Setup of rev 12:
## serial
module serial
    (  
      input  clk  
    , input  reset  
    , input  enable  
    , input  can_send
    , input [7:0] data_in
    , input  in_stb
    , output wire [7:0] data_out
    , output wire  out_stb
    );
Settings: LEC_CHECK=0, ABC_AREA=1, CAP_MARGIN=20, CORE_MARGIN=2, CORE_UTILIZATION=72, CTS_CLUSTER_DIAMETER=332, CTS_CLUSTER_SIZE=10, PLACE_DENSITY=0.36, SETUP_SLACK_MARGIN=1.25, SLEW_MARGIN=20, TNS_END_PERCENT=10; clock period 5.79 ns.
run.sh (not shown) runs the stock make flow with config.mk's settings and CLKGATE_MAP_FILE=.
No stage failed in rev 12, and the final checks on the layout all came back clean.
The following lists how rev 13 was set up differently from rev 12:
# rev 12
export LEC_CHECK = 0
export ABC_AREA = 1
export CAP_MARGIN = 20
export CORE_MARGIN = 2
export CORE_UTILIZATION = 72
export CTS_CLUSTER_DIAMETER = 332
export CTS_CLUSTER_SIZE = 10
export PLACE_DENSITY = 0.36
export SETUP_SLACK_MARGIN = 1.25
export SLEW_MARGIN = 20
export TNS_END_PERCENT = 10
create_clock -name core_clock -period 5.79 [get_ports {clk}]
# rev 13
export LEC_CHECK = 0
export CAP_MARGIN = 15
export CORE_MARGIN = 2
export CORE_UTILIZATION = 65
export MAX_ROUTING_LAYER = met4
export SLEW_MARGIN = 20
create_clock -name core_clock -period 6.48 [get_ports {clk}]
Results
The final layout from rev 12, which completed every stage, passed the timing, DRC and antenna checks at the end of the flow. The final layout from rev 13, which completed every stage, passed the timing, DRC and antenna checks at the end of the flow. Highest ir drop seen on vdd on rev 13 is ahead of rev 12. Changes observed in rev 13 relative to rev 12: combined flip-flop and latch cell area now smaller; combinational fraction of design power now larger. [rev 13] slack of the critical path fell 0.19 ns relative to rev 12. Comparing rev 13 and rev 12, the lower non-clock buffer share of cell area is on rev 13. Of the two values seen for launch point of the worst path, maybeToBoola_c_ds_app_arg_0[5] was produced by rev 13 and maybeToBoola_c_ds_app_arg_2[0] by rev 12.

========
== JK ==
serial again, from the RTL that the note above started with.
==> flow/config.mk <==
export PLATFORM = sky130hd
export DESIGN_NAME = serial
export DESIGN_NICKNAME = serial
export VERILOG_FILES = /design/flow/design.v
export SDC_FILE = /design/flow/constraint.sdc
export NUM_CORES = 4
export LEC_CHECK = 0
export ABC_AREA = 1
export CAP_MARGIN = 40
export CELL_PAD_IN_SITES_DETAIL_PLACEMENT = 1
export CELL_PAD_IN_SITES_GLOBAL_PLACEMENT = 3
export CORE_ASPECT_RATIO = 0.71
export CORE_MARGIN = 2
export CORE_UTILIZATION = 46
export CTS_CLUSTER_DIAMETER = 62
export GPL_ROUTABILITY_DRIVEN = 1
export HOLD_SLACK_MARGIN = 0.29
export MAX_ROUTING_LAYER = met5
export SETUP_SLACK_MARGIN = 0.97
export SLEW_MARGIN = 20
export TNS_END_PERCENT = 35
==> flow/constraint.sdc <==
create_clock -name core_clock -period 12.0 [get_ports {clk}]
set_input_delay 2.4000 -clock core_clock [delete_from_list [all_inputs] [get_ports {clk}]]
set_output_delay 2.4000 -clock core_clock [all_outputs]
set_load 0.01 [all_outputs]
JK did not finish: a tool error stopped it during 3_1_place_gp_skip_io.
Edits applied to the flow inputs when going from JK to MS:
# JK
export LEC_CHECK = 0
export ABC_AREA = 1
export CAP_MARGIN = 40
export CELL_PAD_IN_SITES_DETAIL_PLACEMENT = 1
export CELL_PAD_IN_SITES_GLOBAL_PLACEMENT = 3
export CORE_ASPECT_RATIO = 0.71
export CORE_MARGIN = 2
export CORE_UTILIZATION = 46
export CTS_CLUSTER_DIAMETER = 62
export GPL_ROUTABILITY_DRIVEN = 1
export HOLD_SLACK_MARGIN = 0.29
export MAX_ROUTING_LAYER = met5
export SETUP_SLACK_MARGIN = 0.97
export SLEW_MARGIN = 20
export TNS_END_PERCENT = 35
create_clock -name core_clock -period 12.0 [get_ports {clk}]
# MS
export LEC_CHECK = 0
export CAP_MARGIN = 20
export CORE_MARGIN = 2
export CORE_UTILIZATION = 65
export SLEW_MARGIN = 20
create_clock -name core_clock -period 7.85 [get_ports {clk}]
==> comparison <==
Every stage of the flow completed for MS, and the final layout passed the timing, DRC and antenna checks. Of MS and JK, it is MS that has the lower height of the chip. Going from JK to MS, the adder-cell share of the synthesized area was found to have gone up by 1.6 points. Changes observed in MS relative to JK: placeable core region shrank by about 34%; average instance area after synthesis increased by 23% relative to the old numbers; synthesized area went down by 6.8%; number of standard-cell rows in the floorplan lower. Die size is lower on MS. Taking JK as the reference, in MS net count entering floorplan lower; chip area from the yosys synthesis statistics lower.

========
Setup of build 65:
serial again, from the RTL that the note above started with.
clock: 6.23 ns
lec_check: 0
cap_margin: 20
core_aspect_ratio: 1.04
core_margin: 2
core_utilization: 29
cts_cluster_size: 87
max_routing_layer: met4
place_density_lb_addon: 0.06
setup_slack_margin: 0.91
slew_margin: 5
No stage failed in build 65, and the final checks on the layout all came back clean.
Modified inputs, build 33 compared to build 65
- PLACE_DENSITY newly set to 0.35
- HOLD_SLACK_MARGIN newly set to -0.1
- MAX_ROUTING_LAYER removed (was met4)
- CTS_CLUSTER_SIZE changed from 87 to 50
- PLACE_DENSITY_LB_ADDON removed (was 0.06)
- SLEW_MARGIN changed from 5 to 20
- SETUP_SLACK_MARGIN removed (was 0.91)
- CORE_UTILIZATION changed from 29 to 72
- CORE_ASPECT_RATIO removed (was 1.04)
- the clock period (ns, I/O delays scaled along) changed from 6.23 to 5.02
Results
Build 65: done, clean on timing, DRC and antenna. What the final checks of build 33 revealed, after a flow that finished every stage, was a layout that fails on negative setup slack. As far as flip-flop count is concerned, build 33 and build 65 perform about the same. | cell area | build 33 vs build 65 | better |. In the tables for build 65 and build 33, placement-stage cell area reads higher with build 33. Going from build 65 to build 33, die size shrank by more than half. From build 65 to build 33, net count after synthesis did not move at all. Re area growth from synthesis to layout: build 65 was higher than build 33.

========
Starting RTL as in the previous note.
Settings: LEC_CHECK=0, CAP_MARGIN=20, CELL_PAD_IN_SITES_GLOBAL_PLACEMENT=0, CORE_ASPECT_RATIO=1.41, CORE_MARGIN=2, CORE_UTILIZATION=72, CTS_CLUSTER_SIZE=59, GPL_ROUTABILITY_DRIVEN=1, GPL_TIMING_DRIVEN=1, HOLD_SLACK_MARGIN=-0.08, MAX_ROUTING_LAYER=met4, PLACE_DENSITY=0.35, SETUP_SLACK_MARGIN=1.91, SLEW_MARGIN=20, TNS_END_PERCENT=85; clock period 6.66 ns.
The starting point finished with timing, DRC and antenna clean.
Change:
Settings changed: CELL_PAD_IN_SITES_GLOBAL_PLACEMENT 0 to 1, CORE_UTILIZATION 72 to 63, CTS_CLUSTER_SIZE 59 to unset, HOLD_SLACK_MARGIN -0.08 to unset, PLACE_DENSITY 0.35 to unset, SETUP_SLACK_MARGIN 1.91 to -0.85.
Clock period 6.66 ns to 11.2 ns, I/O delays scaled along.
Worst setup slack gets better by 3100 ps.
Design area went down by a little under a tenth.
Global-route usage went down by 7.5 points.
Combinational power went down by well over a third.
Routed wire length went down by roughly a tenth.
Via count went down by a little under a tenth.
Change:
Settings changed: CELL_PAD_IN_SITES_GLOBAL_PLACEMENT 1 to 0, CORE_UTILIZATION 63 to 72, PLACE_DENSITY_LB_ADDON set to 0.0, SETUP_SLACK_MARGIN -0.85 to 1.91.
Clock period 11.2 ns to 6.66 ns, I/O delays scaled along.
Effect:
- The changed run passed the timing, DRC and antenna checks
- routed wire length came out higher by 19%
- total power goes up by 90%
- hold slack stays flat
- via count rose by 13%
- cell area grows by about 9%
- setup slack loses 3200 ps
- clock-buffer cell count fell by 1
- cell count grows by about 4%
- area after synthesis does not change
Change:
Settings changed: CELL_PAD_IN_SITES_GLOBAL_PLACEMENT 0 to 1, CORE_UTILIZATION 72 to 65, PLACE_DENSITY_LB_ADDON 0.0 to unset, SETUP_SLACK_MARGIN 1.91 to -0.77.
Clock period 6.66 ns to 11.2 ns, I/O delays scaled along.
- power drops by well over a third
- sequential share of layout area climbs by 2.2 points
- cell count drops by a few percent
- combinational power drops by well over a third
- critical path depth drops by 9
- sequential power drops by well over a third
- setup slack gains 3700 ps
Change:
Settings changed: CELL_PAD_IN_SITES_GLOBAL_PLACEMENT 1 to 0, CORE_UTILIZATION 65 to 67, PLACE_DENSITY_LB_ADDON set to 0.0, SETUP_SLACK_MARGIN -0.77 to unset.
Clock period 11.2 ns to 6.96 ns, I/O delays scaled along.
Clock skew goes up by 4.9 ps; design area came out higher slightly; utilization goes up by 2.5 points; combinational power increases by well over a third.

========
serial again, from the RTL that the note above started with.
clock: 4.57 ns
lec_check: 0
cap_margin: 20
cell_pad_in_sites_global_placement: 0
core_aspect_ratio: 1.41
core_margin: 2
core_utilization: 56
cts_cluster_size: 82
gpl_routability_driven: 0
gpl_timing_driven: 0
max_routing_layer: met4
place_density: 0.67
slew_margin: 30
tns_end_percent: 55
The baseline finished but failed the layout checks on negative setup slack.
Next try:
--- a/flow/config.mk
+++ b/flow/config.mk
@@ -8,11 +8,12 @@
 export CAP_MARGIN = 20
+export CELL_PAD_IN_SITES_DETAIL_PLACEMENT = 1
 export CELL_PAD_IN_SITES_GLOBAL_PLACEMENT = 0
 export CORE_ASPECT_RATIO = 1.41
-export CORE_MARGIN = 2
+export CORE_MARGIN = 4
 export CORE_UTILIZATION = 56
 export CTS_CLUSTER_SIZE = 82
-export GPL_ROUTABILITY_DRIVEN = 0
+export GPL_ROUTABILITY_DRIVEN = 1
 export GPL_TIMING_DRIVEN = 0
 export MAX_ROUTING_LAYER = met4
-export PLACE_DENSITY = 0.67
+export PLACE_DENSITY_LB_ADDON = 0.11
 export SLEW_MARGIN = 30
==> flow/constraint.sdc (replaced) <==
create_clock -name core_clock -period 4.63 [get_ports {clk}]
set_input_delay 0.9260 -clock core_clock [delete_from_list [all_inputs] [get_ports {clk}]]
set_output_delay 0.9260 -clock core_clock [all_outputs]
set_load 0.01 [all_outputs]
Outcome: With this change the flow aborted during global routing (5_1_grt) on GRT-0232; synthesized cell count is unchanged; synthesized area does not change; die size goes up by 3.9%.
Next try:
==> flow/config.mk (replaced) <==
export PLATFORM = sky130hd
export DESIGN_NAME = serial
export DESIGN_NICKNAME = serial
export VERILOG_FILES = /design/flow/design.v
export SDC_FILE = /design/flow/constraint.sdc
export NUM_CORES = 4
export LEC_CHECK = 0
export CAP_MARGIN = 20
export CELL_PAD_IN_SITES_GLOBAL_PLACEMENT = 3
export CORE_ASPECT_RATIO = 1.41
export CORE_MARGIN = 2
export CORE_UTILIZATION = 48
export GPL_ROUTABILITY_DRIVEN = 1
export GPL_TIMING_DRIVEN = 0
export MAX_ROUTING_LAYER = met4
export PLACE_DENSITY = 0.43
export SLEW_MARGIN = 20
export TNS_END_PERCENT = 85
==> flow/constraint.sdc (replaced) <==
create_clock -name core_clock -period 11.2 [get_ports {clk}]
set_input_delay 2.2400 -clock core_clock [delete_from_list [all_inputs] [get_ports {clk}]]
set_output_delay 2.2400 -clock core_clock [all_outputs]
set_load 0.01 [all_outputs]
Now the flow completed with no timing, DRC or antenna violations.
Die size rose by about 12%.
Area after synthesis is unchanged.
Synthesized cell count does not change.
Next try:
--- a/flow/config.mk
+++ b/flow/config.mk
@@ -8,10 +8,10 @@
 export CAP_MARGIN = 20
-export CELL_PAD_IN_SITES_GLOBAL_PLACEMENT = 3
+export CELL_PAD_IN_SITES_GLOBAL_PLACEMENT = 1
 export CORE_ASPECT_RATIO = 1.41
 export CORE_MARGIN = 2
-export CORE_UTILIZATION = 48
+export CORE_UTILIZATION = 63
+export CTS_CLUSTER_DIAMETER = 97
 export GPL_ROUTABILITY_DRIVEN = 1
-export GPL_TIMING_DRIVEN = 0
+export GPL_TIMING_DRIVEN = 1
 export MAX_ROUTING_LAYER = met4
-export PLACE_DENSITY = 0.43
 export SLEW_MARGIN = 20
First-iteration DRC count goes up by about 13%; final cell count goes down by 9.7%; setup slack improved by 0.78 ns; final area goes down by about 3.6%; sequential share of layout area goes up by 1.1 points; non-clock buffer count goes down by 160; utilization goes up by 14 points; combinational power goes down by about 17%.
No activity file was given, so power comes from the tool's default toggle rates.
